[flow/design.v]
`timescale 1ns / 1ps
module TNS_dec_33(
    input wire clk,
    input wire rst_n,
    input wire [32:0] codein,
    output reg [30 - 1 : 0] dataout
    );
    wire [30 - 1 : 0] dataout_wire;
    assign dataout_wire = (codein[32]*847425747) + (codein[31]*564950498) + (codein[30]*282475249) + 
                    (codein[29]*121060821) + (codein[28]*80707214) + (codein[27]*40353607) + 
                    (codein[26]*17294403) + (codein[25]*11529602) + (codein[24]*5764801) + 
                    (codein[23]*2470629) + (codein[22]*1647086) + (codein[21]*823543) + 
                    (codein[20]*352947) + (codein[19]*235298) + (codein[18]*117649) + (codein[17]*50421) + (codein[16]*33614) + 
                    (codein[15]*16807) + (codein[14]*7203) + (codein[13]*4802) + (codein[12]*2401) + (codein[11]*1029) +
                    (codein[10]*686) + (codein[9]*343) + (codein[8]*147) + (codein[7]*98) + (codein[6]*49) +
                    (codein[5]*21) + (codein[4]*14) + (codein[3]*7) + (codein[2]*3) + (codein[1]*2) +
                    (codein[0]*1);
    always @(posedge clk or negedge rst_n) begin
        if (~rst_n) begin
            dataout <= 0;
        end
        else begin
            dataout <= dataout_wire;
        end
    end
endmodule
[flow/run.sh]
#!/bin/bash
# the make line also repeats each setting of config.mk as NAME=value (left out here)
make -C /OpenROAD-flow-scripts/flow DESIGN_CONFIG=/design/flow/config.mk WORK_HOME=/design/flow/orfs CLKGATE_MAP_FILE= finish
[flow/config.mk]
export PLATFORM = sky130hd
export DESIGN_NAME = TNS_dec_33
export DESIGN_NICKNAME = TNS_dec_33
export VERILOG_FILES = /design/flow/design.v
export SDC_FILE = /design/flow/constraint.sdc
export NUM_CORES = 4
export LEC_CHECK = 0
export ABC_AREA = 1
export CAP_MARGIN = 10
export CORE_MARGIN = 2
export CORE_UTILIZATION = 72
export CTS_CLUSTER_DIAMETER = 263
export CTS_CLUSTER_SIZE = 82
export HOLD_SLACK_MARGIN = 0.29
export MAX_ROUTING_LAYER = met5
export SETUP_SLACK_MARGIN = -0.3
export SLEW_MARGIN = 20
export TNS_END_PERCENT = 40
[flow/constraint.sdc]
create_clock -name core_clock -period 6.05 [get_ports {clk}]
set_input_delay 1.2100 -clock core_clock [delete_from_list [all_inputs] [get_ports {clk}]]
set_output_delay 1.2100 -clock core_clock [all_outputs]
set_load 0.01 [all_outputs]
==> changes_impl.md, run 1 <==
## Flow update

* Status: stopped before the end
* Failing step: global routing
* Error msg: [ERROR GRT-0232] Routing congestion too high. Check the congestion heatmap in the GUI.
* Hold Buf Count CTS at 0
* Starting Density at 0.735
* CTS Buf Count at 5
* DP HPWL at about 24000 microns
* Top cells by count: 406 x inv_1, 210 x ha_1, 193 x fa_1
* Ao+oa area frac at 0.0134
* Tot GR Track Use at 0.726
* Chip area at 15100 sq um
* Mean post-synth cell area at 8.94 sq um
* Dominant comb cell: adder cells
* Clock root cell: clkbuf_16
* Mux share at 0
* Synth unique cells at 22
* Sequential area share after synthesis at 0.0739
* Ys async rst share at 1.00
* Top-level port count at ~65
* Synthesized area at between 10000 and 15000 sq um
* FF+latch count, synth at 30
* Tally of yosys warning messages at 1
* Yosys synthesis chip area at 10200 sq um
* Post-Synthesis Cells at 1137
* Main area contributors: fa_1 38%, ha_1 26%, inv_1 15%
* Ys cells at between 1000 and 1500
* Die Wd at 123 microns
* Max-area cell share at 0.380
* Core area at between 10000 and 15000 sq um
* Most common cell in the synthesized netlist: inv_1
* GP Congestion at between 0.9 and 1
* CTS H-Tree Depth at 2
* XOR-XNOR Cells, Area Fraction at 0.0129
* Clk buf depth at 2
* Area post-placement at approximately 12000 sq um
* Yosys top cell by area: fa_1
* Die H at 123 microns
* Grt total ovfl at 2
* Clock Sinks at 30
* Main flop type: dfrtp_1
* Basic Gates by Area at 0.111
* Row cnt at approximately 43
* Number of enable flip-flop cells at 0
* Syn Nets at approximately 1600
* Port bufs at about 64
* Fa+ha+maj area frac at 0.639
-- metrics by stage --
step	hold WS (ns)	worst slack (ns)	instances
after floorplan	0.914	-0.295	1137
after detailed placement	1.63	-1.38	1524
after global placement	1.63	-1.14	1524
after CTS	1.33	-0.550	1545
-- layer usage --
layer / global-route usage / GRT overflow
met1: 0.723 / 0
met3: 0.621 / 0
met4: 0.659 / 1
met5: 0.354 / 0
met2: 0.876 / 1
-- repair_timing --
item | 4_1_cts
pin swaps | 45
buffers inserted | 14
endpoints found under the hold margin | 0
endpoints found under the setup margin | 26
gates resized | 168
==> inputs of run 2 (changes only) <==
TNS_END_PERCENT = 85   (was 40)
clock period = 6.57 ns   (was 6.05 ns; I/O delays follow)
==> run 2 against run 1 <==
Against the previous run:
- the layout now fails its checks (setup timing)
- die size did not move
- synthesized area did not move
- synthesized cell count did not move
==> changes_impl.md, run 2 <==
### Metrics

* Worst Tran Pin Value at between 0.4 and 0.5 ns
* Core area at 13800 sq um (unchanged)
* Sequential area share after synthesis at 0.0739 (unchanged)
* Sequential cell area at 751 sq um
* Total Wirelength at 36700 microns
* CTS tree: done
* XOR-XNOR Cells, Area Fraction at 0.0129 (unchanged)
* Main area contributors: fa_1 38%, ha_1 26%, inv_1 15%
* Layout violations: setup timing
* Final Util at 0.916
* Achievable clock frequency at 0.139 GHz
* Hold Crit Class: input port to asynchronous set/reset pin
* Mux share at 0 (unchanged)
* Worst Setup Path Type: input port to flop
* Vias/cell at 6.04
* Grt total ovfl at 0
* Starting Density at 0.735 (unchanged)
* Max Slew Vio Count at 0
* Crit path capture: dataout[24]$_DFF_PN0_
* CP endpoint kind: flop
* Hold Buf Count CTS at 0 (unchanged)
* OpenROAD warnings at 53
* Vias at 9184
* Antenna diode count at 0
* DR pass1 iterations at 8
* Status: failed layout checks
* Die H at 123 microns (unchanged)
* CP Launch Type: input port
* Yosys synthesis chip area at 10200 sq um (unchanged)
* Ys async rst share at 1.00 (unchanged)
* Number of routed nets with antenna violations at 0
* Crit Path Max Fanout at 3
* Worst EP required at 6.73 ns
* Syn Nets at 1575 (unchanged)
* M2 GR Usage at 0.688
* Clk buf depth at 2 (unchanged)
* Top-level port count at 65 (unchanged)
* Setup ws final at -0.640 ns
* CP top delay family: adder cells
* Fin crit share at 1.10
* Critical Path Slowest Stage Cell: fa_1
* Worst-path cell chain: clkdlybuf4s15_1 > inv_2 > fa_2 > fa_1 > inv_1 > fa_2 > fa_2 > fa_1 > fa_1 > fa_1 > inv_1 > fa_1 > inv_1 > ha_1 > nor2_1 > nand2_1 > nand3_1 > nand2_2 > nand3_1 > nand3_1 > nand2_1 > nand2_1
* Comb gate area at 8460 sq um
* Fa+ha+maj area frac at 0.639 (unchanged)
* DP HPWL at 24000 microns (-0.63%)
* Port bufs at 64 (unchanged)
* Initial DRC Count at approximately 1100
* Chip area at 15100 sq um (unchanged)
* Met3 usage at 0.143
* Relative slew margins at 0.718
* Dominant comb cell: adder cells
* Most common cell in the synthesized netlist: inv_1
* CP max stage delay at 0.75 ns
* Tally of yosys warning messages at 1 (unchanged)
* Row cnt at 43 (unchanged)
* CTS clock-pin slew for the worst setup and hold paths at 0.05 ns
* Clock root cell: clkbuf_16
* Max-Cap Viols at 0
* Yosys top cell by area: fa_1
* Basic Gates by Area at 0.111 (unchanged)
* CP Buf/Inv Count at 5
* Post-Synthesis Cells at 1137 (unchanged)
* Synth unique cells at 22 (unchanged)
* Crit path time final at 7.21 ns
* Crit. Startpoint: codein[26]
* CTS H-Tree Depth at 2 (unchanged)
* Main flop type: dfrtp_1
* Ao+oa area frac at 0.0134 (unchanged)
* Setup Viol. Count Final at 25
* Final hold viol count at 0
* FF+latch count, synth at 30 (unchanged)
* Path length in cells of the critical path at 22
* Remaining DRCs at 0
* Fin nets at between 1500 and 2000
* Tot GR Track Use at 0.426
* Layer with the highest usage: met2
* First-pass GRT wire length at ~47000 microns
* CTS Buf Count at 5 (unchanged)
* FILL cells at 521
* Max-area cell share at 0.380 (unchanged)
* Critical Path AT at 7.38 ns
* Mean post-synth cell area at 8.94 sq um (unchanged)
* M1 GR Usage at 0.524
* Die Wd at 123 microns (unchanged)
* P&R area growth vs syn at 24.7%
* Ys cells at 1137 (unchanged)
* Clock Sinks at 30 (unchanged)
* Most common cell on crit path: fa_1
* GP Congestion at 0.992 (+2.3%)
* Synthesized area at 10200 sq um (unchanged)
* Number of enable flip-flop cells at 0 (unchanged)
* Largest net degree at the start of global routing at 31
* DR WL/cell at 24.2 microns
* Top cells by count: 406 x inv_1, 210 x ha_1, 193 x fa_1
* Vias in the first global route at 9306
* Antenna violations before repair at 1
* Pre-CTS setup slack at -0.986 ns (+0.395 ns)
[run 2: final cells by class]
type / instances / share of cell area
clock buffer: 7 / 0.0113
clock inverter: 1 / 0.000395
inverter: 406 / 0.120
multi-input combinational: 701 / 0.668
sequential: 30 / 0.0593
tap: 180 / 0.0178
timing repair buffer: 195 / 0.123
[run 2: what timing repair did]
action | CTS | global route
gates resized | 78 | 149
setup endpoints to repair | 23 | 24
setup buffers | 3 | 7
pin swaps | 19 | 58
[run 2: per-stage QoR]
| stage | TNS [ns] | hold slack [ns] | std cells | instance area (sq um) |
|---|---|---|---|---|
| finish | -12.11 | 1.43 | 1520 | 12700 |
| detailed placement | -21.73 | 1.74 | 1509 | 12000 |
| global route | -15.30 | 1.47 | 1520 | 12700 |
| floorplan | -0.216 | 1.02 | 1137 | 10200 |
| global placement | -17.11 | 1.72 | 1509 | 12000 |
| CTS | -5.63 | 1.44 | 1517 | 12300 |
[run 2: routing by layer]
layer / vias up / wire [microns] / share of wire
met4: 4 / 3020 / 0.082
met5: - / 77 / 0.0021
met1: 4329 / 11900 / 0.33
met3: 313 / 5320 / 0.14
met2: 843 / 16400 / 0.45
li1: 3695 / - / -
==> inputs of run 3 (changes only) <==
CAP_MARGIN = 20   (was 10)
CORE_UTILIZATION = 68   (was 72)
CTS_CLUSTER_DIAMETER = default   (was 263)
CTS_CLUSTER_SIZE = default   (was 82)
HOLD_SLACK_MARGIN = -0.08   (was 0.29)
MAX_ROUTING_LAYER = default   (was met5)
SETUP_SLACK_MARGIN = default   (was -0.3)
TNS_END_PERCENT = default   (was 85)
clock period = 6.08 ns   (was 6.57 ns; I/O delays follow)
==> run 3 against run 2 <==
Against the previous run:
- synthesized cell count stayed put
- still fails the layout checks on setup timing
- core utilization is 0.50 points higher
- non-clock buffer count is 41 higher
- sequential share of layout area is 0.34 points lower
- setup slack worse by 0.28 ns
- count of clock-buffer cells in the layout stayed put
==> changes_impl.md, run 3 <==
### Metrics

* Status: failed layout checks
* Layout violations: setup timing
* Setup ws final at -0.923 ns (-0.282 ns)
* Worst Tran Pin Value at 0.487 ns (+0.0651 ns)
* Starting Density at 0.696 (-0.0384)
* Yosys synthesis chip area at 10200 sq um (unchanged)
* Main area contributors: fa_1 38%, ha_1 26%, inv_1 15%
* Post-route design area at 13400 sq um (+6.1%)
* Crit path time final at 7.00 ns
* Antenna violations before repair at 3 (+2)
* Synthesized area at 10200 sq um (unchanged)
* Top-level port count at 65 (unchanged)
* Chip area at 15900 sq um (+5.7%)
* Core area at 14600 sq um (+5.5%)
* CTS clock-pin slew for the worst setup and hold paths at 0.06 ns (about the same)
* P&R area growth vs syn at 32.3%
* Tot GR Track Use at 0.424 (-0.00216)
* Vias/cell at 6.34 (+4.9%)
* Mux share at 0 (unchanged)
* Hold Buf Count CTS at 0 (unchanged)
* CTS Buf Count at 5 (unchanged)
* Top cells by count: 406 x inv_1, 210 x ha_1, 193 x fa_1
* Crit path capture: dataout[13]$_DFF_PN0_
* RSZ-0062 raised after global routing: true
* Ys cells at 1137 (unchanged)
* Final Util at 0.921 (+0.00498)
* Setup Viol. Count Final at 26 (+4.0%)
* Vias in the first global route at 9774 (+5.0%)
* Sequential cell area at 751 sq um (unchanged)
* OpenROAD warnings at 57 (+7.5%)
* Worst EP required at 6.26 ns (-0.47 ns)
* Worst Setup Path Type: input port to flop
* Fa+ha+maj area frac at 0.639 (unchanged)
* Hold Crit Class: input port to asynchronous set/reset pin
* Port bufs at 64 (unchanged)
* Vias at 9937 (+8.2%)
* FF+latch count, synth at 30 (unchanged)
* Area post-placement at 12400 sq um (+3.4%)
* Tally of yosys warning messages at 1 (unchanged)
* Yosys top cell by area: fa_1
* Fin crit share at 1.15 (+0.0543)
* Basic Gates by Area at 0.111 (unchanged)
* Clock Sinks at 30 (unchanged)
* Ao+oa area frac at 0.0134 (unchanged)
* Syn Nets at 1575 (unchanged)
* Placed Cells at 1533 (+1.6%)
* Post-Synthesis Cells at 1137 (unchanged)
* Number of routed nets with antenna violations at 0 (unchanged)
* Fin nets at 1818 (+2.3%)
* Critical Path AT at 7.18 ns (-0.20 ns)
* Comb gate area at 8800 sq um (+4.1%)
* CTS tree: done
* Crit. Startpoint: codein[8]
* Clk buf depth at 2 (unchanged)
* Clock root cell: clkbuf_16
* DP HPWL at 24000 microns (-0.10%)
* CTS H-Tree Depth at 2 (unchanged)
* First-pass GRT wire length at 51000 microns (+7.6%)
* Dominant comb cell: adder cells
* Total Wirelength at 43100 microns (+17%)
* Initial DRC Count at 1481 (+29%)
* XOR-XNOR Cells, Area Fraction at 0.0129 (unchanged)
* FILL cells at 542 (+4.0%)
* Synth unique cells at 22 (unchanged)
* Path length in cells of the critical path at 23 (+4.5%)
* Pre-CTS setup slack at -1.18 ns (-0.195 ns)
* Ys async rst share at 1.00 (unchanged)
* Achievable clock frequency at 0.143 GHz
* Crit Path Max Fanout at 4 (+1)
* Critical Path Slowest Stage Cell: fa_1
* CP max stage delay at 0.75 ns (about the same)
* Relative slew margins at 0.675 (-0.0435)
* CP Launch Type: input port
* GP Congestion at 0.952 (-4.0%)
* Grt total ovfl at 0 (unchanged)
* Die Wd at 126 microns (+2.8%)
* Number of enable flip-flop cells at 0 (unchanged)
* Worst-path cell chain: dlygate4sd2_1 > ha_1 > inv_1 > fa_1 > inv_2 > fa_2 > inv_2 > fa_1 > inv_1 > fa_2 > fa_1 > fa_1 > inv_1 > fa_2 > inv_1 > ha_1 > buf_4 > nand2_1 > nor2_2 > nand3_2 > nand3_4 > buf_4 > xor2_1
* DR pass1 iterations at 8 (unchanged)
* CP endpoint kind: flop
* Most common cell in the synthesized netlist: inv_1
* DR WL/cell at 27.5 microns (+14%)
* Fin cells at 1568 (+3.2%)
* Max-Cap Viols at 0 (unchanged)
* Die H at 126 microns (+2.8%)
* Max-area cell share at 0.380 (unchanged)
* Largest net degree at the start of global routing at 31 (unchanged)
* CP Buf/Inv Count at 9 (+4)
* Max Slew Vio Count at 0 (unchanged)
* Mean post-synth cell area at 8.94 sq um (unchanged)
* Row cnt at 44 (+2.3%)
* Remaining DRCs at 0 (unchanged)
* CP top delay family: adder cells
* Final hold viol count at 0 (unchanged)
* Main flop type: dfrtp_1
* Sequential area share after synthesis at 0.0739 (unchanged)
[run 3: cell type report]
type	instances	share of cell area
Inverter	406	0.115
Sequential cell	30	0.0559
Timing Repair Buffer	236	0.146
Antenna cell	3	0.000559
Clock buffer	7	0.0106
Multi-Input combinational cell	701	0.655
Tap cell	184	0.0171
Clock inverter	1	0.000372
[run 3: metrics by stage]
step,hold slack [ns],setup TNS [ns]
after floorplan,0.920,-1.94
after global placement,1.63,-23.25
after detailed placement,1.64,-27.55
after CTS,1.34,-5.66
after global routing,1.38,-21.16
final,1.34,-19.81
[run 3: timing repair]
| action | in CTS | in global routing |
|---|---|---|
| resized | 258 | 63 |
| pin swaps | 77 | 29 |
| hold endpoints to repair | 0 | 0 |
| buffers inserted | 19 | 7 |
| setup endpoints to repair | 26 | 26 |
[run 3: layer usage]
layer  up-vias  GRT usage  routed length, microns
li1       3774          -                       -
met1      4661      0.520                   13100
met2      1019      0.712                   18400
met3       479     0.0879                    6540
met4         4      0.215                    5040
met5         -          0                      76
==> inputs of run 4 (changes only) <==
ABC_AREA = default   (was 1)
CAP_MARGIN = 15   (was 20)
CELL_PAD_IN_SITES_DETAIL_PLACEMENT = 2   (was default)
CELL_PAD_IN_SITES_GLOBAL_PLACEMENT = 2   (was default)
CORE_ASPECT_RATIO = 0.78   (was default)
CORE_UTILIZATION = 25   (was 68)
CTS_CLUSTER_SIZE = 18   (was default)
GPL_ROUTABILITY_DRIVEN = 0   (was default)
GPL_TIMING_DRIVEN = 0   (was default)
HOLD_SLACK_MARGIN = -0.06   (was -0.08)
MAX_ROUTING_LAYER = met4   (was default)
MIN_ROUTING_LAYER = met1   (was default)
PLACE_DENSITY_LB_ADDON = 0.12   (was default)
SETUP_SLACK_MARGIN = 1.64   (was default)
SLEW_MARGIN = 35   (was 20)
clock period = 12.0 ns   (was 6.08 ns; I/O delays follow)
==> run 4 against run 3 <==
Against the previous run:
- the run now finishes clean
- final cell count is 6.0% lower
- hold slack better by 0.63 ns
- synthesized area is 6.4% lower
- die size is 150% higher
- final area is 19% lower
- via count is 38% lower
- sequential share of layout area is 1.3 points higher
- count of clock-buffer cells in the layout stayed put
- setup slack better by 3.2 ns
- synthesized cell count is 20% lower
- global-route usage is 28 points lower
- critical path type unchanged
- critical endpoint is now dataout[29]$_DFF_PN0_
- highest routed layer is now met4
==> changes_impl.md, run 4 <==
### Metrics

* Grt total ovfl at 0 (unchanged)
* CTS H-Tree Depth at 2 (unchanged)
* Max-area cell share at 0.406 (+0.0262)
* Yosys top cell by area: fa_1
* Synthesized area at 9510 sq um (-6.4%)
* RSZ-0062 raised after global routing: false
* Number of enable flip-flop cells at 0 (unchanged)
* Number of routed nets with antenna violations at 0 (unchanged)
* Fa+ha+maj area frac at 0.683 (+0.0440)
* Starting Density at 0.252 (-0.445)
* CTS clock-pin slew for the worst setup and hold paths at 0.06 ns (about the same)
* Tally of yosys warning messages at 1 (unchanged)
* Placed Cells at 1466 (-4.4%)
* DR pass1 iterations at 4 (-4)
* Dominant comb cell: adder cells
* Vias at 6153 (-38%)
* CTS Buf Count at 5 (unchanged)
* Max Slew Vio Count at 0 (unchanged)
* First-pass GRT wire length at 41200 microns (-19%)
* Setup TNS Final at 0 ns (+19.81 ns)
* P&R area growth vs syn at 14.9%
* Critical Path AT at 9.85 ns (+2.67 ns)
* Synth unique cells at 42 (+91%)
* Die H at 176 microns (+40%)
* CP Buf/Inv Count at 6 (-3)
* Achievable clock frequency at slightly above 0.1 GHz
* Clock Sinks at 30 (unchanged)
* Post-CTS Setup Bufs at 0 (-19)
* Worst Tran Pin Value at 0.761 ns (+0.275 ns)
* Main flop type: dfrtp_1
* Top-level port count at 65 (unchanged)
* Clk buf depth at 2 (unchanged)
* Post-cts sizing count at 0 (-100%)
* Antenna diode count at 0 (-3)
* XOR-XNOR Cells, Area Fraction at 0.0221 (+0.00918)
* Post-Synthesis Cells at 914 (-20%)
* Sequential area share after synthesis at 0.0790 (+0.00509)
* Hold Buf Count CTS at 0 (unchanged)
* Fin cells at 1474 (-6.0%)
* Crit path time final at 9.68 ns
* Vias/cell at 4.17 (-34%)
* FF+latch count, synth at 30 (unchanged)
* Die Wd at 225 microns (+78%)
* Row cnt at 63 (+43%)
* Top cells by count: 326 x inv_1, 210 x ha_1, 193 x fa_1
* CP max stage delay at 0.82 ns (+0.07 ns)
* Relative slew margins at 0.491 (-0.184)
* CTS tree: done
* WHS at 1.97 ns (+0.629 ns)
* Crit. Startpoint: codein[29]
* Clock root cell: clkbuf_16
* Vias in the first global route at 7344 (-25%)
* Remaining DRCs at 0 (unchanged)
* Largest net degree at the start of global routing at 24 (-23%)
* Worst EP required at 12.17 ns (+5.91 ns)
* Path length in cells of the critical path at 23 (unchanged)
* Crit Path Max Fanout at 7 (+3)
* Post-route design area at 10900 sq um (-19%)
* Critical Path Slowest Stage Cell: fa_1
* Antenna violations before repair at 0 (-3)
* Setup ws final at 2.32 ns (+3.24 ns)
* Crit path capture: dataout[29]$_DFF_PN0_
* Port bufs at 64 (unchanged)
* Hold Crit Class: input port to asynchronous set/reset pin
* Tot GR Track Use at 0.144 (-0.280)
* Fin nets at 1424 (-22%)
* CP endpoint kind: flop
* Yosys synthesis chip area at 9510 sq um (-6.4%)
* Core area at 37800 sq um (+160%)
* Syn Nets at 1352 (-14%)
* Mux share at 0 (unchanged)
* CP Launch Type: input port
* Final hold viol count at 0 (unchanged)
* Worst-path cell chain: clkdlybuf4s50_1 > fa_1 > inv_1 > fa_1 > fa_1 > inv_1 > fa_1 > fa_1 > fa_1 > inv_1 > fa_1 > inv_1 > fa_1 > ha_1 > inv_1 > fa_1 > nor2b_1 > o2111ai_2 > a21boi_4 > nor4b_4 > o31ai_2 > a311oi_2 > xnor2_1
* Ys async rst share at 1.00 (unchanged)
* Most common cell in the synthesized netlist: inv_1
* DR WL/cell at 17.5 microns (-36%)
* Most common cell on crit path: fa_1
* Status: finished clean
* Worst Setup Path Type: input port to flop
* Ys cells at 914 (-20%)
* Pre-CTS setup slack at 1.97 ns (+3.15 ns)
* Basic Gates by Area at 0.0311 (-0.0799)
* Chip area at 39600 sq um (+150%)
* Max-Cap Viols at 0 (unchanged)
* Setup Viol. Count Final at 0 (-100%)
* Initial DRC Count at 154 (-90%)
* Main area contributors: fa_1 41%, ha_1 28%, inv_1 13%
* Total Wirelength at 25900 microns (-40%)
* Ao+oa area frac at 0.0563 (+0.0429)
* Final Util at 0.289 (-0.632)
* Mean post-synth cell area at 10.4 sq um (+16%)
* CP top delay family: adder cells
* OpenROAD warnings at 51 (-11%)
* Fin crit share at 0.807 (-0.345)
* DP HPWL at 24300 microns (+1.2%)
* Area post-placement at 10800 sq um (-13%)
==> run 4: per-layer routing <==
metal | part of all wire | track usage | up-vias
met1 | 0.48 | 0.199 | 3204
met5 | 0 | - | -
li1 | - | - | 2883
met2 | 0.48 | 0.233 | 58
met3 | 0.037 | 0.0218 | 8
met4 | 0.0036 | 0.0108 | 0
==> run 4: final cells by class <==
cell class                 instances  area [sq um]
tap                              487           609
multi-input combinational        558          7530
clock inverter                     1          5.00
clock buffer                       7           143
inverter                         326          1220
timing repair buffer              65           656
sequential                        30           751
fill                            4162         26800
==> inputs of run 5 (changes only) <==
ABC_AREA = 1   (was default)
CAP_MARGIN = 0   (was 15)
CELL_PAD_IN_SITES_DETAIL_PLACEMENT = 1   (was 2)
CELL_PAD_IN_SITES_GLOBAL_PLACEMENT = default   (was 2)
CORE_ASPECT_RATIO = 0.92   (was 0.78)
CORE_UTILIZATION = 40   (was 25)
CTS_CLUSTER_SIZE = default   (was 18)
GPL_ROUTABILITY_DRIVEN = default   (was 0)
HOLD_SLACK_MARGIN = 0.26   (was -0.06)
MAX_ROUTING_LAYER = met5   (was met4)
MIN_ROUTING_LAYER = default   (was met1)
PLACE_DENSITY_LB_ADDON = default   (was 0.12)
SETUP_SLACK_MARGIN = default   (was 1.64)
SLEW_MARGIN = 20   (was 35)
clock period = 8.32 ns   (was 12.0 ns; I/O delays follow)
==> run 5 against run 4 <==
Against the previous run:
- sequential share of layout area shrank 0.28 points
- still clean
- highest routed layer unchanged
- setup slack lost 2.0 ns
- via count grew 18%
- synthesized area grew 6.9%
- synthesized cell count grew 24%
==> changes_impl.md, run 5 <==
### Metrics

* DP HPWL at 24300 microns (about the same)
* DR WL/cell at 17.1 microns (-2.7%)
* Fin nets at 1648 (+16%)
* Pre-CTS setup slack at -0.161 ns (-2.13 ns)
* First-pass GRT wire length at 42600 microns (+3.5%)
* Max Slew Vio Count at 0 (unchanged)
* RSZ-0062 raised after global routing: false
* Post-Synthesis Cells at 1137 (+24%)
* CP top delay family: adder cells
* Top-level port count at 65 (unchanged)
* DR pass1 iterations at 4 (unchanged)
* Clk buf depth at 2 (unchanged)
* OpenROAD warnings at 51 (unchanged)
* Worst Setup Path Type: input port to flop
* Synth unique cells at 22 (-48%)
* Worst Tran Pin Value at 0.703 ns (-0.0584 ns)
* Tot GR Track Use at 0.209 (+0.0653)
* Max-area cell share at 0.380 (-0.0262)
* Crit Path Max Fanout at 5 (-2)
* Critical Path AT at 8.17 ns (-1.68 ns)
* Layer with the highest usage: met2
* Clock Sinks at 30 (unchanged)
* Number of routed nets with antenna violations at 0 (unchanged)
* Final Util at 0.459 (+0.170)
* Mux share at 0 (unchanged)
* Total Wirelength at 26000 microns (+0.56%)
* Vias/cell at 4.76 (+14%)
* Grt total ovfl at 0 (unchanged)
* Fa+ha+maj area frac at 0.639 (-0.0440)
* Hold Buf Count CTS at 0 (unchanged)
* Fin cells at 1524 (+3.4%)
* Ao+oa area frac at 0.0134 (-0.0429)
* Main area contributors: fa_1 38%, ha_1 26%, inv_1 15%
* Dominant comb cell: adder cells
* CP endpoint kind: flop
* CTS Buf Count at 5 (unchanged)
* Relative slew margins at 0.531 (+0.0398)
* Vias in the first global route at 8475 (+15%)
* CTS tree: done
* Ys async rst share at 1.00 (unchanged)
* CP Buf/Inv Count at 7 (+1)
* Antenna violations before repair at 0 (unchanged)
* Mean post-synth cell area at 8.94 sq um (-14%)
* Setup Viol. Count Final at 0 (unchanged)
* Hold Crit Class: input port to asynchronous set/reset pin
* Path length in cells of the critical path at 24 (+4.3%)
* Basic Gates by Area at 0.111 (+0.0799)
* Yosys top cell by area: fa_1
* P&R area growth vs syn at 12.0%
* Tally of yosys warning messages at 1 (unchanged)
* Crit path capture: dataout[27]$_DFF_PN0_
* GP Congestion at 0.909
* Starting Density at 0.410 (+0.158)
* Ys cells at 1137 (+24%)
* Worst-path cell chain: clkdlybuf4s50_1 > inv_1 > fa_1 > fa_1 > inv_1 > fa_1 > fa_1 > fa_1 > fa_1 > inv_1 > fa_1 > inv_1 > fa_1 > ha_1 > inv_1 > fa_1 > inv_1 > nand3_1 > nand3_2 > nand2_1 > nand2_2 > nand2_1 > nand4_1 > nand2_1
* Status: finished clean
* CP Launch Type: input port
* Final hold viol count at 0 (unchanged)
* Sequential area share after synthesis at 0.0739 (-0.00509)
* FF+latch count, synth at 30 (unchanged)
* Syn Nets at 1575 (+16%)
* Most common cell on crit path: fa_1
* CTS clock-pin slew for the worst setup and hold paths at 0.06 ns (about the same)
* Antenna diode count at 0 (unchanged)
* Die Wd at 170 microns (-24%)
* Vias at 7260 (+18%)
* Largest net degree at the start of global routing at 31 (+29%)
* Chip area at 26700 sq um (-33%)
* Most common cell in the synthesized netlist: inv_1
* Worst EP required at 8.49 ns (-3.68 ns)
* Placed Cells at 1514 (+3.3%)
* Number of enable flip-flop cells at 0 (unchanged)
* M1 GR Usage at 0.266 (+0.0674)
* Port bufs at 64 (unchanged)
* Max-Cap Viols at 0 (unchanged)
* Crit path time final at 7.99 ns
* Synthesized area at 10200 sq um (+6.9%)
* XOR-XNOR Cells, Area Fraction at 0.0129 (-0.00918)
* CTS H-Tree Depth at 2 (unchanged)
* Achievable clock frequency at ~0.13 GHz
* Fin crit share at 0.961 (+0.154)
* Met3 usage at 0.0220 (+0.000202)
* Crit. Startpoint: codein[23]
* Die H at 157 microns (-11%)
* WHS at 1.42 ns (-0.544 ns)
* Yosys synthesis chip area at 10200 sq um (+6.9%)
* M2 GR Usage at 0.391 (+0.157)
* Clock root cell: clkbuf_16
* CP max stage delay at 0.58 ns (-0.24 ns)
* Row cnt at 55 (-13%)
* Setup ws final at 0.326 ns (-1.99 ns)
* Top cells by count: 406 x inv_1, 210 x ha_1, 193 x fa_1
* Core area at 24800 sq um (-34%)
* Critical Path Slowest Stage Cell: clkdlybuf4s50_1
* Initial DRC Count at 312 (+100%)
* Main flop type: dfrtp_1
* Remaining DRCs at 0 (unchanged)
run 5: per-layer routing:
metal / vias to the layer above / wire (microns)
met5: - / 0
met4: 0 / 297
met3: 21 / 763
met2: 93 / 13800
met1: 3719 / 11100
li1: 3427 / -
run 5: area by class of cell:
class	instances	area, sq um
fillers	2889	13400
clock inverters	3	40.0
clock buffers	5	125
inverters	406	1520
repair buffers	66	663
flip-flops and latches	30	751
well taps	313	392
multi-input cells	701	7890
run 5: what timing repair did:
action	CTS	global route
setup buffers	0	2
resized	0	6
setup endpoints to repair	0	7
run 5: per-stage QoR:
| step | TNS (ns) | area, sq um |
|---|---|---|
| global placement | -0.0110 | 11200 |
| floorplan | 0 | 10200 |
| detailed placement | -0.520 | 11200 |
| global route | 0 | 11400 |
| CTS | 0 | 11400 |
| finish | 0 | 11400 |
==> inputs of run 6 (changes only) <==
ABC_AREA = 0   (was 1)
CAP_MARGIN = 20   (was 0)
CELL_PAD_IN_SITES_DETAIL_PLACEMENT = default   (was 1)
CORE_ASPECT_RATIO = default   (was 0.92)
CORE_UTILIZATION = 70   (was 40)
GPL_TIMING_DRIVEN = default   (was 0)
HOLD_SLACK_MARGIN = default   (was 0.26)
MAX_ROUTING_LAYER = default   (was met5)
clock period = 6.71 ns   (was 8.32 ns; I/O delays follow)
==> run 6 against run 5 <==
Against the previous run:
- the flow now stops in global routing
- synthesized area down 6.4%
- synthesized cell count fell by 20%
- die size is 46% lower
==> changes_impl.md, run 6 <==
## Flow update

* Error msg: [ERROR GRT-0232] Routing congestion too high. Check the congestion heatmap in the GUI.
* Port bufs at 64 (unchanged)
* Failing step: global routing
* Synthesized area at 9510 sq um (-6.4%)
* Ys async rst share at 1.00 (unchanged)
* Mux share at 0 (unchanged)
* Status: stopped before the end
* Clock Sinks at 30 (unchanged)
* Top cells by count: 326 x inv_1, 210 x ha_1, 193 x fa_1
* Core area at 13200 sq um (-47%)
* Yosys synthesis chip area at 9510 sq um (-6.4%)
* Grt total ovfl at 7
* Mean post-synth cell area at 10.4 sq um (+16%)
* Chip area at 14500 sq um (-46%)
* Basic Gates by Area at 0.0311 (-0.0799)
* Die Wd at 121 microns (-29%)
* Ys cells at 914 (-20%)
* Clock root cell: clkbuf_16
* Tally of yosys warning messages at 1 (unchanged)
* GP Congestion at 0.957 (+5.2%)
* Starting Density at 0.718 (+0.308)
* Tot GR Track Use at 0.733
* Clk buf depth at 2 (unchanged)
* Yosys top cell by area: fa_1
* Placed Cells at 1314 (-13%)
* Fa+ha+maj area frac at 0.683 (+0.0440)
* Top-level port count at 65 (unchanged)
* XOR-XNOR Cells, Area Fraction at 0.0221 (+0.00918)
* Dominant comb cell: adder cells
* Row cnt at 42 (-24%)
* Post-Synthesis Cells at 914 (-20%)
* Main flop type: dfrtp_1
* Syn Nets at 1352 (-14%)
* Hold Buf Count CTS at 0 (unchanged)
* Synth unique cells at 42 (+91%)
* Die H at 121 microns (-23%)
* Max-area cell share at 0.406 (+0.0262)
* CTS H-Tree Depth at 2 (unchanged)
* Ao+oa area frac at 0.0563 (+0.0429)
* Number of enable flip-flop cells at 0 (unchanged)
* Most common cell in the synthesized netlist: inv_1
* FF+latch count, synth at 30 (unchanged)
* Sequential area share after synthesis at 0.0790 (+0.00509)
* CTS Buf Count at 5 (unchanged)
* Main area contributors: fa_1 41%, ha_1 28%, inv_1 13%
* DP HPWL at 23500 microns (-3.3%)
* Area post-placement at 11700 sq um (+4.3%)
-- run 6: routing by layer --
layer  global-route usage  GRT overflow
met4                0.778             3
met5                0.276             0
met2                0.913             4
met3                0.567             0
met1                0.702             0
-- run 6: through the flow --
stage               utilization  setup slack [ns]
CTS                       0.932            -0.624
detailed placement        0.881             -1.37
global placement          0.881             -1.10
floorplan                     -            -0.312
-- run 6: what timing repair did --
action                                  in CTS
endpoints found under the setup margin      23
resized                                    208
setup buffers                               27
pin swaps                                   76
==> inputs of run 7 (changes only) <==
ABC_AREA = default   (was 0)
CAP_MARGIN = 30   (was 20)
CORE_UTILIZATION = 68   (was 70)
clock period = 6.78 ns   (was 6.71 ns; I/O delays follow)
==> run 7 against run 6 <==
Against the previous run:
- now fails the layout checks on setup timing
- die size up 2.8%
- synthesized area unchanged
- synthesized cell count unchanged
==> changes_impl.md, run 7 <==
### Metrics

* Dominant comb cell: adder cells
* Comb gate area at 8030 sq um
* CP Launch Type: input port
* Fin nets at 1620
* Fin crit share at 1.14
* Vias at 8425
* OpenROAD warnings at roughly 56
* Crit path capture: dataout[29]$_DFF_PN0_
* Clk buf depth at 2 (unchanged)
* Yosys top cell by area: fa_1
* Number of routed nets with antenna violations at 0
* Tally of yosys warning messages at 1 (unchanged)
* DR WL/cell at around 27 microns
* Largest net degree at the start of global routing at 31
* Tot GR Track Use at 0.433
* Layout violations: setup timing
* Post-Synthesis Cells at 914 (unchanged)
* P&R area growth vs syn at 31.4%
* Met3 WL at 4630 microns
* DP HPWL at 23100 microns (-1.6%)
* Area post-placement at 11700 sq um (about the same)
* CTS clock-pin slew for the worst setup and hold paths at 0.06 ns
* Yosys synthesis chip area at 9510 sq um (unchanged)
* Top-level port count at 65 (unchanged)
* Ys cells at 914 (unchanged)
* CTS tree: done
* Grt total ovfl at 0
* Worst EP required at about 7.0 ns
* Post-route design area at between 10000 and 15000 sq um
* Worst Tran Pin Value at roughly 0.5 ns
* Met2 wire len at between 15000 and 20000 microns
* Row cnt at 43 (+2.4%)
* Relative slew margins at 0.671
* Crit path time final at approximately 7.7 ns
* CTS H-Tree Depth at 2 (unchanged)
* Port bufs at 64 (unchanged)
* Status: failed layout checks
* Mux share at 0 (unchanged)
* Final hold viol count at 0
* Crit. Startpoint: codein[19]
* Ys async rst share at 1.00 (unchanged)
* DR pass1 iterations at 5
* Crit Path Max Fanout at 2
* Max-Cap Viols at 0
* Starting Density at 0.690 (-0.0277)
* Worst Setup Path Type: input port to flop
* Top routing layer used: met5
* Top cells by count: 326 x inv_1, 210 x ha_1, 193 x fa_1
* Chip area at 14900 sq um (+2.8%)
* Achievable clock frequency at approximately 0.13 GHz
* Main area contributors: fa_1 41%, ha_1 28%, inv_1 13%
* Path length in cells of the critical path at 24
* Setup ws final at -0.964 ns
* GP Congestion at 0.966 (+1.0%)
* Most common cell in the synthesized netlist: inv_1
* Max Slew Vio Count at 0
* Core area at 13800 sq um (+4.0%)
* Die H at 122 microns (+1.4%)
* Number of enable flip-flop cells at 0 (unchanged)
* Wl on met1 at 11800 microns
* Antenna violations before repair at 2
* Worst-path cell chain: buf_2 > inv_2 > buf_4 > fa_1 > inv_2 > ha_4 > inv_2 > fa_1 > inv_2 > fa_1 > inv_2 > fa_2 > fa_2 > inv_2 > fa_1 > fa_2 > ha_4 > a211oi_2 > nor2_2 > o31a_1 > nor4b_4 > o31ai_4 > a311oi_2 > xnor2_1
* Critical Path Slowest Stage Cell: fa_2
* CP max stage delay at 0.67 ns
* Most common cell on crit path: inv_2
* Vias/cell at 6.18
* First-pass GRT wire length at between 40000 and 50000 microns
* Mean post-synth cell area at 10.4 sq um (unchanged)
* Main flop type: dfrtp_1
* Setup Viol. Count Final at 23
* FILL cells at 529
* XOR-XNOR Cells, Area Fraction at 0.0221 (unchanged)
* Synth unique cells at 42 (unchanged)
* Ao+oa area frac at 0.0563 (unchanged)
* Clock Sinks at 30 (unchanged)
* Syn Nets at 1352 (unchanged)
* Initial DRC Count at 893
* Critical Path AT at just under 8 ns
* Hold Crit Class: input port to asynchronous set/reset pin
* CP top delay family: adder cells
* Placed Cells at 1318 (+0.30%)
* Antenna diode count at 0
* Sequential area share after synthesis at 0.0790 (unchanged)
* FF+latch count, synth at 30 (unchanged)
* Fin cells at around 1400
* Vias in the first global route at 8961
* Basic Gates by Area at 0.0311 (unchanged)
* Clock root cell: clkbuf_16
* Sequential cell area at 751 sq um
* Die Wd at 122 microns (+1.4%)
* Max-area cell share at 0.406 (unchanged)
* Total Wirelength at around 37000 microns
* RSZ-0062 raised after global routing: true
* CP endpoint kind: flop
* Fa+ha+maj area frac at 0.683 (unchanged)
* Hold Buf Count CTS at 0 (unchanged)
* CTS Buf Count at 5 (unchanged)
* Synthesized area at 9510 sq um (unchanged)
* CP Buf/Inv Count at 8
* Remaining DRCs at 0
## run 7: layout make-up
type,instances,share of cell area
Inverter,326,0.0989
Clock buffer,7,0.0114
Multi-Input combinational cell,558,0.642
Timing Repair Buffer,261,0.169
Tap cell,180,0.0180
Sequential cell,30,0.0601
Clock inverter,1,0.000401
## run 7: timing repair
action	CTS	global route
pin swaps	68	45
buffers inserted	24	16
endpoints found under the setup margin	24	23
gates resized	192	51
## run 7: per-layer routing
layer / vias up / GRT usage
li1: 3274 / -
met1: 4094 / 0.498
met2: 702 / 0.725
met3: 347 / 0.105
met4: 8 / 0.276
met5: - / 0
## run 7: stage by stage
step	hold WS, ns	setup WS, ns	TNS, ns	util
after floorplan	1.06	-0.256	-0.810	-
after global placement	1.76	-1.04	-17.99	0.847
after detailed placement	1.78	-1.30	-23.32	0.847
after CTS	1.48	-0.453	-4.30	0.889
after global routing	1.51	-1.02	-17.59	0.907
final	1.46	-0.964	-16.31	0.907
==> inputs of run 8 (changes only) <==
ABC_AREA = 1   (was default)
CAP_MARGIN = 20   (was 30)
CORE_UTILIZATION = 72   (was 68)
CTS_CLUSTER_DIAMETER = 263   (was default)
CTS_CLUSTER_SIZE = 82   (was default)
HOLD_SLACK_MARGIN = 0.29   (was default)
MAX_ROUTING_LAYER = met5   (was default)
SETUP_SLACK_MARGIN = -0.3   (was default)
TNS_END_PERCENT = 85   (was default)
clock period = 6.07 ns   (was 6.78 ns; I/O delays follow)
==> run 8 against run 7 <==
Against the previous run:
- the flow now stops in global routing
- synthesized cell count increased by 24%
- die size increased by 0.91%
- synthesized area increased by 6.9%
==> changes_impl.md, run 8 <==
## Flow update

* Mean post-synth cell area at 8.94 sq um (-14%)
* Ys async rst share at 1.00 (unchanged)
* Main flop type: dfrtp_1
* Clock root cell: clkbuf_16
* Dominant comb cell: adder cells
* Synthesized area at 10200 sq um (+6.9%)
* XOR-XNOR Cells, Area Fraction at 0.0129 (-0.00918)
* Yosys top cell by area: fa_1
* Placed Cells at 1524 (+16%)
* Grt total ovfl at 233
* Number of enable flip-flop cells at 0 (unchanged)
* Clk buf depth at 2 (unchanged)
* Sequential area share after synthesis at 0.0739 (-0.00509)
* Chip area at 15100 sq um (+0.91%)
* Core area at 13800 sq um (+0.39%)
* Yosys synthesis chip area at 10200 sq um (+6.9%)
* DP HPWL at 25700 microns (+11%)
* Die Wd at 123 microns (+0.45%)
* CTS Buf Count at 5 (unchanged)
* Most common cell in the synthesized netlist: inv_1
* FF+latch count, synth at 30 (unchanged)
* Syn Nets at 1575 (+16%)
* Synth unique cells at 22 (-48%)
* Area post-placement at 12100 sq um (+4.1%)
* Mux share at 0 (unchanged)
* Hold Buf Count CTS at 0 (unchanged)
* Row cnt at 43 (unchanged)
* Top cells by count: 406 x inv_1, 210 x ha_1, 193 x fa_1
* Top-level port count at 65 (unchanged)
* Status: stopped before the end
* GP Congestion at 0.971 (+0.53%)
* Pre-CTS setup slack at -1.36 ns (-0.0575 ns)
* Tot GR Track Use at 0.885
* Max-area cell share at 0.380 (-0.0262)
* Port bufs at 64 (unchanged)
* Fa+ha+maj area frac at 0.639 (-0.0440)
* Ys cells at 1137 (+24%)
* Clock Sinks at 30 (unchanged)
* Ao+oa area frac at 0.0134 (-0.0429)
* Die H at 123 microns (+0.45%)
* Basic Gates by Area at 0.111 (+0.0799)
* Main area contributors: fa_1 38%, ha_1 26%, inv_1 15%
* Starting Density at 0.735 (+0.0446)
* Tally of yosys warning messages at 1 (unchanged)
* Post-Synthesis Cells at 1137 (+24%)
* Failing step: global routing
* CTS H-Tree Depth at 2 (unchanged)
* Error msg: [ERROR GRT-0232] Routing congestion too high. Check the congestion heatmap in the GUI.
run 8: what timing repair did:
item                                    in CTS
endpoints found under the setup margin      26
resized                                    232
buffers inserted                            23
pin swaps                                   63
run 8: metal layers:
metal,GRT usage,overflow
met1,0.856,10
met4,0.935,89
met3,0.790,8
met5,0.549,2
met2,0.999,124
==> inputs of run 9 (changes only) <==
ABC_AREA = default   (was 1)
CORE_UTILIZATION = 70   (was 72)
CTS_CLUSTER_DIAMETER = default   (was 263)
CTS_CLUSTER_SIZE = default   (was 82)
HOLD_SLACK_MARGIN = -0.09   (was 0.29)
MAX_ROUTING_LAYER = default   (was met5)
SETUP_SLACK_MARGIN = default   (was -0.3)
TNS_END_PERCENT = default   (was 85)
clock period = 6.79 ns   (was 6.07 ns; I/O delays follow)
==> run 9 against run 8 <==
Against the previous run:
- the flow again stops in global routing
- synthesized area fell by 6.4%
- die size shrank 3.6%
- synthesized cell count decreased by 20%
==> changes_impl.md, run 9 <==
## Flow update

* Pre-CTS setup slack at -1.35 ns (+0.00784 ns)
* Syn Nets at 1352 (-14%)
* Yosys synthesis chip area at 9510 sq um (-6.4%)
* Area post-placement at 11700 sq um (-3.9%)
* Yosys top cell by area: fa_1
* Core area at 13200 sq um (-4.2%)
* GP Congestion at 0.945 (-2.8%)
* Dominant comb cell: adder cells
* Failing step: global routing
* Post-Synthesis Cells at 914 (-20%)
* Clock root cell: clkbuf_16
* Port bufs at 64 (unchanged)
* Ys async rst share at 1.00 (unchanged)
* Ao+oa area frac at 0.0563 (+0.0429)
* Die H at 121 microns (-1.8%)
* Synth unique cells at 42 (+91%)
* FF+latch count, synth at 30 (unchanged)
* CTS Buf Count at 5 (unchanged)
* Mux share at 0 (unchanged)
* Top cells by count: 326 x inv_1, 210 x ha_1, 193 x fa_1
* Mean post-synth cell area at 10.4 sq um (+16%)
* Synthesized area at 9510 sq um (-6.4%)
* Placed Cells at 1315 (-14%)
* Grt total ovfl at 7
* DP HPWL at 24200 microns (-5.7%)
* Max-area cell share at 0.406 (+0.0262)
* Basic Gates by Area at 0.0311 (-0.0799)
* Main flop type: dfrtp_1
* Clk buf depth at 2 (unchanged)
* Clock Sinks at 30 (unchanged)
* Die Wd at 121 microns (-1.8%)
* Top-level port count at 65 (unchanged)
* Ys cells at 914 (-20%)
* CTS H-Tree Depth at 2 (unchanged)
* Hold Buf Count CTS at 0 (unchanged)
* Tot GR Track Use at 0.767
* Fa+ha+maj area frac at 0.683 (+0.0440)
* Number of enable flip-flop cells at 0 (unchanged)
* Chip area at 14500 sq um (-3.6%)
* Error msg: [ERROR GRT-0232] Routing congestion too high. Check the congestion heatmap in the GUI.
* XOR-XNOR Cells, Area Fraction at 0.0221 (+0.00918)
* Most common cell in the synthesized netlist: inv_1
* Status: stopped before the end
* Row cnt at 42 (-2.3%)
* Main area contributors: fa_1 41%, ha_1 28%, inv_1 13%
* Sequential area share after synthesis at 0.0790 (+0.00509)
* Starting Density at 0.718 (-0.0170)
* Tally of yosys warning messages at 1 (unchanged)
[run 9: metal layers]
layer,overflow,track usage
met5,0,0.412
met4,4,0.772
met3,0,0.665
met2,3,0.907
met1,0,0.737
[run 9: repair_timing]
item | CTS
cloned | 0
endpoints found under the hold margin | 0
pin swaps | 57
gates resized | 205
endpoints found under the setup margin | 24
setup buffers | 26
==> inputs of run 10 (changes only) <==
ABC_AREA = 1   (was default)
CAP_MARGIN = 30   (was 20)
CORE_UTILIZATION = 72   (was 70)
CTS_CLUSTER_SIZE = 72   (was default)
HOLD_SLACK_MARGIN = 0.3   (was -0.09)
clock period = 5.06 ns   (was 6.79 ns; I/O delays follow)
==> run 10 against run 9 <==
Against the previous run:
- the run again fails in global routing
- synthesized cell count rose by 24%
- synthesized area is 6.9% higher
- die size is 3.8% higher
==> changes_impl.md, run 10 <==
## Flow update

* Error msg: [ERROR GRT-0116] Global routing finished with congestion. Check the congestion regions in the DRC Viewer.
* Dominant comb cell: adder cells
* Main flop type: dfrtp_1
* Yosys synthesis chip area at 10200 sq um (+6.9%)
* Clk buf depth at 2 (unchanged)
* Clock Sinks at 30 (unchanged)
* Sequential area share after synthesis at 0.0739 (-0.00509)
* Main area contributors: fa_1 38%, ha_1 26%, inv_1 15%
* Mean post-synth cell area at 8.94 sq um (-14%)
* DP HPWL at 26300 microns (+8.7%)
* Port bufs at 64 (unchanged)
* CTS H-Tree Depth at 2 (unchanged)
* Row cnt at 43 (+2.4%)
* XOR-XNOR Cells, Area Fraction at 0.0129 (-0.00918)
* Number of enable flip-flop cells at 0 (unchanged)
* Ys cells at 1137 (+24%)
* Most common cell in the synthesized netlist: inv_1
* Synthesized area at 10200 sq um (+6.9%)
* Core area at 13800 sq um (+4.4%)
* Tally of yosys warning messages at 1 (unchanged)
* Post-Synthesis Cells at 1137 (+24%)
* GP Congestion at 0.998 (+5.6%)
* Starting Density at 0.735 (+0.0170)
* Ao+oa area frac at 0.0134 (-0.0429)
* Tot GR Track Use at 0.689
* Ys async rst share at 1.00 (unchanged)
* Area post-placement at 12400 sq um (+6.5%)
* Grt total ovfl at 1
* Hold Buf Count CTS at 0 (unchanged)
* Fa+ha+maj area frac at 0.639 (-0.0440)
* Syn Nets at 1575 (+16%)
* Top cells by count: 406 x inv_1, 210 x ha_1, 193 x fa_1
* Mux share at 0 (unchanged)
* Top-level port count at 65 (unchanged)
* Clock root cell: clkbuf_16
* Die Wd at 123 microns (+1.9%)
* CTS Buf Count at 5 (unchanged)
* Chip area at 15100 sq um (+3.8%)
* Die H at 123 microns (+1.9%)
* Placed Cells at 1533 (+17%)
* Yosys top cell by area: fa_1
* FF+latch count, synth at 30 (unchanged)
* Max-area cell share at 0.380 (-0.0262)
* Status: stopped before the end
* Failing step: global routing
* Basic Gates by Area at 0.111 (+0.0799)
* Synth unique cells at 22 (-48%)
[run 10: timing repair]
action,4_1_cts
endpoints found under the setup margin,28
gates resized,263
pin swaps,99
setup buffers,23
[run 10: per-stage QoR]
step                      hold slack (ns)   util  setup slack (ns)
after floorplan                     0.716      -             -1.02
after global placement               1.42  0.899             -1.87
after CTS                            1.14  0.955             -1.24
after detailed placement             1.43  0.899             -2.14
[run 10: per-layer routing]
| metal | GRT overflow | GRT usage |
|---|---|---|
| met1 | 0 | 0.695 |
| met2 | 0 | 0.862 |
| met3 | 0 | 0.543 |
| met4 | 1 | 0.658 |
| met5 | 0 | 0.128 |
==> inputs of run 11 (changes only) <==
ABC_AREA = 0   (was 1)
CAP_MARGIN = 10   (was 30)
CELL_PAD_IN_SITES_DETAIL_PLACEMENT = 0   (was default)
CELL_PAD_IN_SITES_GLOBAL_PLACEMENT = 0   (was default)
CORE_UTILIZATION = 35   (was 72)
CTS_CLUSTER_DIAMETER = 337   (was default)
CTS_CLUSTER_SIZE = 89   (was 72)
GPL_ROUTABILITY_DRIVEN = 0   (was default)
GPL_TIMING_DRIVEN = 0   (was default)
HOLD_SLACK_MARGIN = default   (was 0.3)
MAX_ROUTING_LAYER = met5   (was default)
MIN_ROUTING_LAYER = met2   (was default)
PLACE_DENSITY_LB_ADDON = 0.28   (was default)
SETUP_SLACK_MARGIN = 1.61   (was default)
TNS_END_PERCENT = 85   (was default)
clock period = 6.48 ns   (was 5.06 ns; I/O delays follow)
==> run 11 against run 10 <==
Against the previous run:
- the layout now fails its checks (setup timing)
- synthesized cell count fell by 20%
- synthesized area fell by 6.4%
- die size rose by 89%
==> changes_impl.md, run 11 <==
### Metrics

* Final Util at 0.433
* Vias in the first global route at 10300
* Post-Synthesis Cells at 914 (-20%)
* Yosys synthesis chip area at 9510 sq um (-6.4%)
* Die H at 169 microns (+37%)
* CTS tree: done
* Max-area cell share at 0.406 (+0.0262)
* Layout violations: setup timing
* Hold Crit Class: input port to asynchronous set/reset pin
* Synthesized area at 9510 sq um (-6.4%)
* Crit Path Max Fanout at 5
* Top cells by count: 326 x inv_1, 210 x ha_1, 193 x fa_1
* FF+latch count, synth at 30 (unchanged)
* Setup TNS Final at -7.58 ns
* Chip area at 28500 sq um (+89%)
* Synth unique cells at 42 (+91%)
* Final hold viol count at 0
* Met3 WL at 8740 microns
* Clock Sinks at 30 (unchanged)
* Antenna diode count at 0
* Hold Buf Count CTS at 0 (unchanged)
* Achievable clock frequency at ~0.14 GHz
* Main flop type: dfrtp_1
* Sequential area share after synthesis at 0.0790 (+0.00509)
* Worst Setup Path Type: input port to flop
* CP max stage delay at 0.61 ns
* CP Buf/Inv Count at 7
* XOR-XNOR Cells, Area Fraction at 0.0221 (+0.00918)
* CTS Buf Count at 5 (unchanged)
* Fin nets at roughly 1500
* Mean post-synth cell area at 10.4 sq um (+16%)
* Yosys top cell by area: fa_1
* Die Wd at 169 microns (+37%)
* CP top delay family: adder cells
* Relative slew margins at 0.590
* Post-route design area at around 12000 sq um
* Total Wirelength at 21900 microns
* Port bufs at 64 (unchanged)
* Crit path capture: dataout[27]$_DFF_PN0_
* Met2 wire len at between 10000 and 15000 microns
* Row cnt at 60 (+40%)
* Vias/cell at 6.15
* DR pass1 iterations at 14
* Critical Path AT at between 7 and 8 ns
* Crit path time final at about 7.1 ns
* Core area at 26800 sq um (+94%)
* Status: failed layout checks
* Most common cell in the synthesized netlist: inv_1
* Ys cells at 914 (-20%)
* Basic Gates by Area at 0.0311 (-0.0799)
* Worst Tran Pin Value at 0.599 ns
* Worst EP required at between 6 and 7 ns
* Initial DRC Count at 863
* Top routing layer used: met5
* P&R area growth vs syn at 22.1%
* Starting Density at 0.355 (-0.380)
* Fin crit share at 1.10
* First-pass GRT wire length at about 35000 microns
* Max Slew Vio Count at 0
* Number of routed nets with antenna violations at 0
* FILL cells at 2626
* Syn Nets at 1352 (-14%)
* Setup Viol. Count Final at 20
* Wl on met1 at 0 microns
* Top-level port count at 65 (unchanged)
* DR WL/cell at 16.0 microns
* Ys async rst share at 1.00 (unchanged)
* Grt total ovfl at 0
* CTS H-Tree Depth at 2 (unchanged)
* Ao+oa area frac at 0.0563 (+0.0429)
* Main area contributors: fa_1 41%, ha_1 28%, inv_1 13%
* Antenna violations before repair at 0
* Area post-placement at 10700 sq um (-14%)
* Mux share at 0 (unchanged)
* Tot GR Track Use at 0.240
* RSZ-0062 raised after global routing: true
* Most common cell on crit path: fa_2
* Clock root cell: clkbuf_16
* Remaining DRCs at 0
* Crit. Startpoint: codein[27]
* Critical Path Slowest Stage Cell: fa_2
* DP HPWL at 18700 microns (-29%)
* CP endpoint kind: flop
* CTS clock-pin slew for the worst setup and hold paths at approximately 0.060 ns
* Fa+ha+maj area frac at 0.683 (+0.0440)
* Largest net degree at the start of global routing at 30
* Path length in cells of the critical path at 24
* Max-Cap Viols at 0
* CP Launch Type: input port
* Setup ws final at -0.665 ns
* Clk buf depth at 2 (unchanged)
* Vias at 8455
* Dominant comb cell: adder cells
* Number of enable flip-flop cells at 0 (unchanged)
* OpenROAD warnings at between 50 and 60
* Worst-path cell chain: buf_12 > fa_2 > inv_2 > fa_2 > fa_2 > inv_2 > fa_1 > fa_2 > fa_2 > inv_2 > fa_1 > inv_1 > fa_1 > ha_2 > inv_2 > fa_2 > nor2b_4 > o2111ai_4 > a21boi_4 > nor3_2 > o211ai_1 > buf_4 > a21o_1 > o311ai_2
* Tally of yosys warning messages at 1 (unchanged)
run 11: through the flow:
| stage | instances | worst slack [ns] | hold WS, ns |
|---|---|---|---|
| after floorplan | 914 | -0.488 | 1.00 |
| after global placement | 1319 | -1.90 | 2.05 |
| after detailed placement | 1320 | -1.93 | 1.10 |
| after CTS | 1355 | -0.636 | 0.792 |
| after global routing | 1375 | -0.927 | 0.784 |
| final | 1375 | -0.665 | 0.797 |
run 11: area by class of cell:
cell class              count  area, sq um  area share
multi-input cells         558         7980       0.688
inverters                 326         1250       0.108
repair buffers            112         1050      0.0906
flip-flops and latches     30          751      0.0647
well taps                 341          427      0.0368
clock buffers               7          143      0.0123
clock inverters             1         5.00    0.000431
run 11: repair_timing:
action,CTS,global route
endpoints found under the setup margin,29,28
gates resized,226,46
buffers inserted,27,20
pin swaps,41,37
run 11: per-layer routing:
metal	vias up	GRT usage
met4	6	0.0169
met2	1941	0.284
met1	3403	-
li1	2967	-
met5	-	0.0435
met3	138	0.348
==> inputs of run 12 (changes only) <==
ABC_AREA = 1   (was 0)
CELL_PAD_IN_SITES_DETAIL_PLACEMENT = default   (was 0)
CELL_PAD_IN_SITES_GLOBAL_PLACEMENT = default   (was 0)
CORE_UTILIZATION = 68   (was 35)
CTS_CLUSTER_DIAMETER = 29   (was 337)
CTS_CLUSTER_SIZE = 56   (was 89)
GPL_ROUTABILITY_DRIVEN = default   (was 0)
GPL_TIMING_DRIVEN = default   (was 0)
HOLD_SLACK_MARGIN = 0.29   (was default)
MIN_ROUTING_LAYER = default   (was met2)
SETUP_SLACK_MARGIN = -0.3   (was 1.61)
==> run 12 against run 11 <==
Against the previous run:
- still fails the layout checks on setup timing
- non-clock buffer count is 105 higher
- final area rose by 12%
- critical path depth stayed put
- flip-flop count unchanged
- final cell count is 12% higher
- critical endpoint is now dataout[18]$_DFF_PN0_
- fmax up 2.7%
- via count increased by 7.0%
==> changes_impl.md, run 12 <==
### Metrics

* Worst Tran Pin Value at 0.412 ns (-0.187 ns)
* Crit. Startpoint: codein[30]
* Yosys synthesis chip area at 10200 sq um (+6.9%)
* Vias in the first global route at 9230 (-10%)
* Achievable clock frequency at 0.144 GHz (+2.7%)
* Critical Path Slowest Stage Cell: fa_1
* Initial DRC Count at 1064 (+23%)
* Critical Path AT at 7.18 ns (-0.10 ns)
* CP top delay family: adder cells
* Post-Synthesis Cells at 1137 (+24%)
* FF+latch count, synth at 30 (unchanged)
* Antenna diode count at 0 (unchanged)
* Ys async rst share at 1.00 (unchanged)
* Dominant comb cell: adder cells
* Mean post-synth cell area at 8.94 sq um (-14%)
* CP Launch Type: input port
* Remaining DRCs at 0 (unchanged)
* Worst EP required at 6.70 ns (+0.09 ns)
* Die H at 126 microns (-25%)
* Relative slew margins at 0.725 (+0.135)
* Max Slew Vio Count at 0 (unchanged)
* CTS H-Tree Depth at 2 (unchanged)
* Top cells by count: 406 x inv_1, 210 x ha_1, 193 x fa_1
* Chip area at 15900 sq um (-44%)
* Syn Nets at 1575 (+16%)
* CP max stage delay at 0.56 ns (-0.05 ns)
* Max-area cell share at 0.380 (-0.0262)
* Worst-path cell chain: dlymetal6s2s_1 > fa_2 > inv_2 > fa_1 > fa_1 > inv_1 > fa_1 > inv_1 > fa_1 > fa_1 > inv_1 > fa_1 > inv_1 > fa_1 > inv_2 > ha_4 > nand2_4 > nand2_4 > a21oi_4 > buf_4 > a21oi_4 > nor2_1 > nand2_1 > nand2_1
* CP endpoint kind: flop
* Fa+ha+maj area frac at 0.639 (-0.0440)
* DR WL/cell at 22.6 microns (+42%)
* Most common cell on crit path: fa_1
* Main area contributors: fa_1 38%, ha_1 26%, inv_1 15%
* Ao+oa area frac at 0.0134 (-0.0429)
* Sequential area share after synthesis at 0.0739 (-0.00509)
* Hold Crit Class: input port to asynchronous set/reset pin
* DP HPWL at 23800 microns (+27%)
* First-pass GRT wire length at 46500 microns (+33%)
* Crit Path Max Fanout at 4 (-1)
* Setup Viol. Count Final at 24 (+20%)
* DR pass1 iterations at 8 (-6)
* Most common cell in the synthesized netlist: inv_1
* Vias/cell at 5.85 (-4.8%)
* Synth unique cells at 22 (-48%)
* RSZ-0062 raised after global routing: true
* Clock root cell: clkbuf_16
* Path length in cells of the critical path at 24 (unchanged)
* Ys cells at 1137 (+24%)
* Fin cells at 1546 (+12%)
* Tally of yosys warning messages at 1 (unchanged)
* Status: failed layout checks
* Comb gate area at 8520 sq um (+6.8%)
* OpenROAD warnings at 53 (-1.9%)
* Sequential cell area at 751 sq um (unchanged)
* Total Wirelength at 35000 microns (+59%)
* Port bufs at 64 (unchanged)
* Fin nets at 1799 (+22%)
* CTS Buf Count at 5 (unchanged)
* Top-level port count at 65 (unchanged)
* CTS tree: done
* Core area at 14600 sq um (-46%)
* FILL cells at 622 (-76%)
* Max-Cap Viols at 0 (unchanged)
* Clock Sinks at 30 (unchanged)
* Layout violations: setup timing
* P&R area growth vs syn at 27.7%
* Yosys top cell by area: fa_1
* Crit path time final at 6.96 ns (-0.187 ns)
* Starting Density at 0.696 (+0.342)
* Synthesized area at 10200 sq um (+6.9%)
* CTS clock-pin slew for the worst setup and hold paths at 0.06 ns (about the same)
* Area post-placement at 12000 sq um (+12%)
* Post-route design area at 13000 sq um (+12%)
* CP Buf/Inv Count at 8 (+1)
* Worst Setup Path Type: input port to flop
* Clk buf depth at 2 (unchanged)
* XOR-XNOR Cells, Area Fraction at 0.0129 (-0.00918)
* Largest net degree at the start of global routing at 31 (+3.3%)
* Setup ws final at -0.479 ns (+0.187 ns)
* Antenna violations before repair at 0 (unchanged)
* Row cnt at 44 (-27%)
* Mux share at 0 (unchanged)
* Setup TNS Final at -8.23 ns (-0.646 ns)
* Tot GR Track Use at 0.382 (+0.142)
* Vias at 9050 (+7.0%)
* Final Util at 0.889 (+0.456)
* GP Congestion at 0.954
* Grt total ovfl at 0 (unchanged)
* Fin crit share at 1.07 (-0.0288)
* Number of routed nets with antenna violations at 0 (unchanged)
* Crit path capture: dataout[18]$_DFF_PN0_
* Main flop type: dfrtp_1
* Die Wd at 126 microns (-25%)
* Placed Cells at 1519 (+15%)
* Basic Gates by Area at 0.111 (+0.0799)
* Number of enable flip-flop cells at 0 (unchanged)
* Final hold viol count at 0 (unchanged)
-- run 12: per-stage QoR --
step | hold WS, ns | setup WS (ns)
after floorplan | 1.00 | -0.132
after global placement | 1.71 | -0.886
after detailed placement | 1.72 | -1.03
after CTS | 1.41 | -0.312
after global routing | 1.44 | -0.585
final | 1.40 | -0.479
-- run 12: layout make-up --
class	count	share of cell area
clock buffer	6	0.0107
clock inverter	2	0.000964
inverter	406	0.118
multi-input combinational	701	0.657
sequential	30	0.0579
tap	184	0.0177
timing repair buffer	217	0.138
-- run 12: per-layer routing --
| metal | track usage | routed length, microns |
|---|---|---|
| met5 | 0 | 0 |
| met3 | 0.0765 | 3670 |
| met1 | 0.471 | 11800 |
| met4 | 0.172 | 3050 |
| met2 | 0.653 | 16500 |
-- run 12: timing repair --
| action | CTS | global route |
|---|---|---|
| setup endpoints to repair | 23 | 23 |
| resized | 98 | 162 |
| hold buffers | 0 | 0 |
| pin swaps | 22 | 61 |
| setup buffers | 8 | 19 |
